==> v16 <==
==> flow/design.v <==
`timescale 1ns / 1ps
module clockDivider(input clk, rst, output reg clk_out, output tick);
reg [31:0] count; 
parameter n = 20;
always @ (posedge(clk), posedge(rst)) begin 
if (rst == 1'b1)
count <= 32'b0;
else if (count == n-1)
count <= 32'b0;
else
count <= count + 1;
end
always @ (posedge(clk), posedge(rst)) begin
if (rst == 1'b1)
clk_out <= 1'b0;
else if (count == n-1)
  clk_out <= ~clk_out;
else
 clk_out <= clk_out;
end
assign tick = (count == n-1) & ~clk_out;
endmodule
`timescale 1ns / 1ps
module refreshCounter(
input clk,
input rst,
input en,
output reg[1:0] refreshcounter
    );
    always@(posedge clk, posedge rst)
    if (rst)
    refreshcounter <= 2'd0;
    else if (en)
    refreshcounter <= refreshcounter +1; 
endmodule
`timescale 1ns / 1ps
module anodeControl(
input [1:0] refreshcounter,
output reg [3:0] anode
    );
    always @(refreshcounter)
    begin 
    case(refreshcounter)
    2'b00:
      anode= 4'b1110;
    2'b01:
      anode= 4'b1101;
    2'b10:
      anode= 4'b1011;
    2'b11:
      anode= 4'b0111;
      endcase
      end
endmodule
`timescale 1ns / 1ps
module increment(
input clk,
input rst,
input en,
input button,
output reg [3:0]in 
    );
        reg push_f;
       reg push_sync;
       reg push_sync_f;
       wire push_edge;
       always@(posedge clk, posedge rst) begin
       if (rst) begin
           push_f <= 1'b0;
           push_sync <= 1'b0;
       end else if (en) begin
           push_f <= button;
           push_sync <= push_f;    
       end
       end
       always @(posedge clk, posedge rst) begin
       if (rst) begin
           push_sync_f <= 1'b0;
       end else if (en) begin
           push_sync_f <= push_sync;
           end
       end
       assign push_edge = push_sync & ~push_sync_f;
       always @(posedge clk, posedge rst)
       begin
       if(rst)begin
       in<=0;
       end
       else if (en && push_edge)
       begin
          if (in!=9)
          in<=in+1;
          else
          in<=0;
          end
      end
endmodule
module operations(
input clk,
input en,
input [4:0] operation,
input reset,
input [3:0] dig1, dig2, dig3, dig4,
output reg [13:0] result,
output reg  negative_sign,
output reg dot
    );
    reg [7:0] num1, num2;
    always @(posedge clk) begin
      if (en) begin
        if (reset == 1) begin
            num1 <= 0;
            num2 <= 0;
        end
        else begin
            num1 <= (dig1 * 10) + dig2;
            num2 <= (dig3 * 10) + dig4;
        end
      end
    end
    always @(posedge (clk))
     begin
      if (en) begin
        if (reset == 1) begin
            result <= 16'b0;
             negative_sign <= 0;
             dot<=0;
        end
        else if (operation[0] == 1) begin     
            result <= num1 + num2;
             negative_sign <= 0;
             dot<=1;
        end
        else if (operation[1] == 1) begin     
          if (num1==num2) begin
                      result <= 0;
                      negative_sign <= 0;
                      dot<=1;
                  end
            if (num1>num2) begin
                result <= num1 - num2;
                negative_sign <= 0;
                dot<=1;
            end
            if (num2>num1) begin
                result <= num2 - num1;
                negative_sign <=  1;
                dot<=1;
            end
        end
        else if (operation[2] == 1) begin     
            result <= num1 * num2;
             negative_sign <= 0;
             dot<=1;
        end
        else if (operation[3] == 1) begin     
            result <= (num2 == 0) ? 14'd0 : num1 / num2;
             negative_sign <= 0;
            dot<=1;
        end
         else if (operation[4] == 1) begin     
                   result<= (num1 *100) + num2;
                    negative_sign <= 0;
                   dot<=0;
               end
        else
        begin
        result<= (num1 *100) + num2;
        negative_sign <= 0;
        dot<=0;
        end
      end
   end
endmodule
`timescale 1ns / 1ps
module seperate_results(input clk,
input en,
input [13:0] result,
output reg [3:0] final1, final2, final3, final4
    );
    always @(posedge clk) begin
        if (en) begin
        final1<= (result)%10;
        final2<= (result/10)%10;
        final3<= (result/100)%10;
        final4<= (result/1000)%10;
        end
    end
endmodule
module seven_seg(
input clk,
input rst,
input en,
input [3:0] in,
input dot,
output reg [7:0] out
    );
    always @(posedge(clk)) begin
                  if (en) begin
                    case(in)
                        4'b0000:             
                        out[6:0] <= 7'b0000001;    
                        4'b0001:             
                         out[6:0] <= 7'b1001111;
                        4'b0010:             
                         out[6:0] <= 7'b0010010; 
                        4'b0011:             
                         out[6:0] <= 7'b0000110;
                        4'b0100:             
                         out[6:0] <= 7'b1001100;
                        4'b0101:             
                         out[6:0] <= 7'b0100100;
                        4'b0110:             
                         out[6:0] <= 7'b0100000;
                        4'b0111:             
                         out[6:0] <= 7'b0001111;
                        4'b1000:             
                         out[6:0] <= 7'b0000000;
                        4'b1001:             
                         out[6:0] <= 7'b0000100;
                        4'b1010: 
                         out[6:0] <= 7'b1111110;                        
                        default:
                         out[6:0] <= out[6:0];
                    endcase 
                    out[7] <= dot;
                  end
    end
endmodule
`timescale 1ns / 1ps
module BCDcontrol(
input [7:0] digit1,
input [7:0] digit2,
input [7:0] digit3,
input [7:0] digit4,
input [1:0] refreshcounter,
output reg [7:0] outDigit
    );
    always @(*)
        begin 
        case(refreshcounter)
        2'd0:
          outDigit= digit1;
        2'd1:
          outDigit= digit2;
        2'd2:
          outDigit= digit3;
        2'd3:
          outDigit= digit4;
          endcase
          end
endmodule
module topmodule( input clk,
input rst,
output [3:0] anode,
output [7:0] cathode,
input B1, B2, B3, B4,
input [4:0] operation);
wire refreshclock;
wire refreshtick;
wire [1:0] refreshcounter;
wire [3:0] digit1;
wire [3:0] digit2;
wire [3:0] digit3;
wire [3:0] digit4;
wire [7:0] digit1disp;
wire [7:0] digit2disp;
wire [7:0] digit3disp;
wire [7:0] digit4disp;
wire dot;
wire [3:0] final1, final2, final3, final4; 
wire [13:0] result;     
wire negative_sign;                
clockDivider refreshclockGenerator( .clk(clk),.clk_out(refreshclock),.tick(refreshtick),.rst(rst));
refreshCounter counter(.clk(clk),.rst(rst),.en(refreshtick),.refreshcounter(refreshcounter));
anodeControl anodeControl(.refreshcounter(refreshcounter),.anode(anode));
increment case1(.clk(clk), .en(refreshtick), .rst(rst),.button(B1),.in(digit1));
increment case2(.clk(clk), .en(refreshtick), .rst(rst),.button(B2),.in(digit2));
increment case3(.clk(clk), .en(refreshtick), .rst(rst),.button(B3),.in(digit3));
increment case4(.clk(clk), .en(refreshtick), .rst(rst),.button(B4),.in(digit4));
operations operate(.clk(clk), .en(refreshtick),.operation(operation), .reset(rst), .dig1(digit1), .dig2(digit2), .dig3(digit3),.dig4(digit4), .result(result), .negative_sign(negative_sign),.dot(dot));
seperate_results seperate(.clk(clk), .en(refreshtick), .result(result), .final1(final1), .final2(final2), .final3(final3), .final4(final4));
seven_seg display1(.clk(clk), .en(refreshtick),.in(final1),.dot(1'b1),.rst(rst),.out(digit1disp));
seven_seg display2(.clk(clk), .en(refreshtick),.in(final2),.dot(1'b1),.rst(rst),.out(digit2disp));
seven_seg display3(.clk(clk), .en(refreshtick),.in(final3),.dot(dot),.rst(rst),.out(digit3disp));
seven_seg display4(.clk(clk), .en(refreshtick),.in((negative_sign) ? 4'b1010 : final4),.dot(1'b1),.rst(rst),.out(digit4disp)); 
BCDcontrol control(.digit1(digit1disp), .digit2(digit2disp),.digit3(digit3disp), .digit4(digit4disp),.refreshcounter(refreshcounter),.outDigit(cathode));
endmodule
==> flow/run.sh <==
#!/bin/bash
# the make line also repeats each setting of config.mk as NAME=value (left out here)
make -C /OpenROAD-flow-scripts/flow DESIGN_CONFIG=/design/flow/config.mk WORK_HOME=/design/flow/orfs CLKGATE_MAP_FILE= finish
==> flow/config.mk <==
export PLATFORM = sky130hd
export DESIGN_NAME = topmodule
export DESIGN_NICKNAME = topmodule
export VERILOG_FILES = /design/flow/design.v
export SDC_FILE = /design/flow/constraint.sdc
export NUM_CORES = 4
export LEC_CHECK = 0
export ABC_AREA = 1
export CAP_MARGIN = 20
export CORE_MARGIN = 2
export CORE_UTILIZATION = 72
export CTS_CLUSTER_SIZE = 10
export PLACE_DENSITY_LB_ADDON = 0.13
export SETUP_SLACK_MARGIN = 4.42
export SLEW_MARGIN = 20
==> flow/constraint.sdc <==
create_clock -name core_clock -period 16.4 [get_ports {clk}]
set_input_delay 3.2800 -clock core_clock [delete_from_list [all_inputs] [get_ports {clk}]]
set_output_delay 3.2800 -clock core_clock [all_outputs]
set_load 0.01 [all_outputs]
==> v30: changes against v16 <==
CORE_UTILIZATION = 62   (was 72)
CTS_CLUSTER_SIZE = not set   (was 10)
PLACE_DENSITY = 0.36   (was not set)
PLACE_DENSITY_LB_ADDON = not set   (was 0.13)
SETUP_SLACK_MARGIN = not set   (was 4.42)
==> flow/constraint.sdc (replaced) <==
create_clock -name core_clock -period 13.6 [get_ports {clk}]
set_input_delay 2.7200 -clock core_clock [delete_from_list [all_inputs] [get_ports {clk}]]
set_output_delay 2.7200 -clock core_clock [all_outputs]
set_load 0.01 [all_outputs]
==> v21: changes against v16 <==
CAP_MARGIN = 5   (was 20)
CORE_UTILIZATION = 40   (was 72)
CTS_CLUSTER_DIAMETER = 370   (was not set)
CTS_CLUSTER_SIZE = 70   (was 10)
PLACE_DENSITY_LB_ADDON = 0.2   (was 0.13)
SETUP_SLACK_MARGIN = 1.34   (was 4.42)
==> flow/constraint.sdc (replaced) <==
create_clock -name core_clock -period 32.0 [get_ports {clk}]
set_input_delay 6.4000 -clock core_clock [delete_from_list [all_inputs] [get_ports {clk}]]
set_output_delay 6.4000 -clock core_clock [all_outputs]
set_load 0.01 [all_outputs]
==> v34: changes against v16 <==
ABC_AREA = not set   (was 1)
CORE_UTILIZATION = 59   (was 72)
CTS_CLUSTER_SIZE = not set   (was 10)
PLACE_DENSITY_LB_ADDON = not set   (was 0.13)
SETUP_SLACK_MARGIN = not set   (was 4.42)
==> flow/constraint.sdc (replaced) <==
create_clock -name core_clock -period 13.6 [get_ports {clk}]
set_input_delay 2.7200 -clock core_clock [delete_from_list [all_inputs] [get_ports {clk}]]
set_output_delay 2.7200 -clock core_clock [all_outputs]
set_load 0.01 [all_outputs]
==> results <==
- Via count: v21 < v34 < v30.
- Of v16 and v34, v34 has the higher die size (gap about 19%, measured against v34).
- Combinational power: v30 > v34 > v21.
- Between v34 and v30, the lower final cell count is in v34 (gap 17%, measured against v30).
- The highest wire length belongs to v30, the lowest to v21.
- Against v34, the clock power of v30 is higher by about 3%.
- Sequential share of layout area: v30 < v34 < v21.
- Against v34, the setup slack of v30 is lower by 1.0 ns.
- v34 finished with negative setup slack left. v16 died in global routing (5_1_grt). v30 completed, yet does not pass: max-capacitance violations, max-slew violations, negative setup slack. v21 completed with no timing, DRC or antenna violations.
- The lowest non-clock buffer count belongs to v21, the highest to v30.
- First-iteration DRC count, lowest first: v21, v34, v30.
==> figures <==
| item | v30 | v16 | v34 | v21 |
|---|---|---|---|---|
| Area fraction of the dominant cell type after synthesis | 13.2% | 13.2% | 13.0% | 13.2% |
| Area of the die | 34000 sq um | 29400 sq um | 36100 sq um | 52200 sq um |
| Clock share of power | 49.0% | - | 48.3% | 48.4% |
| Number of stages on the worst hold path | 0 | - | 0 | 0 |
| Routed wl met2 | 34.9 mm | - | 30.6 mm | 24.1 mm |
| Depth of the worst register-to-register path | 158 | - | 140 | 162 |
| Drt total wl | 79.8 mm | - | 61.5 mm | 50.3 mm |
| Synth Area per Inst | 6.72 sq um | 6.72 sq um | 8.06 sq um | 6.72 sq um |
| TritonCTS clock tree | yes | - | yes | yes |
| Result of the run | finished with violations | stopped before the end | finished with violations | no timing/DRC/antenna violations |
| Failing step | - | global routing (5_1_grt) | - | - |
| Violated checks | max-capacitance violations, max-slew violations, negative setup slack | - | negative setup slack | - |
| Fraction of area in multi-input gates | 57.0% | - | 65.3% | 64.7% |
| Maximum fanout along the worst path | 6 | - | 6 | 18 |
| Count of placed standard cells in the final layout, fillers left out | 3952 | - | 3266 | 3686 |
| Count of clock buffers in the final design | 17 | - | 21 | 17 |
| WP depth | 158 | - | 140 | 162 |
| Met1 Routed Length | 26.6 mm | - | 25.6 mm | 23.7 mm |
| Share of the synthesized netlist area taken by xor and xnor gates | 6.47% | 6.47% | 7.00% | 6.47% |
| Reg clk slew, reported paths | 0.07 ns | - | 0.07 ns | 0.06 ns |
| Period utilization | 192% | - | 184% | 86.4% |
| Post-DP HPWL | 42.1 mm | 43.3 mm | 43.6 mm | 39.7 mm |
| Clock network power | 0.453 mW | - | 0.440 mW | 0.187 mW |
| Vias | 24020 | - | 20603 | 18810 |
Power figures rest on the tool's default switching activity, not on a simulated workload.
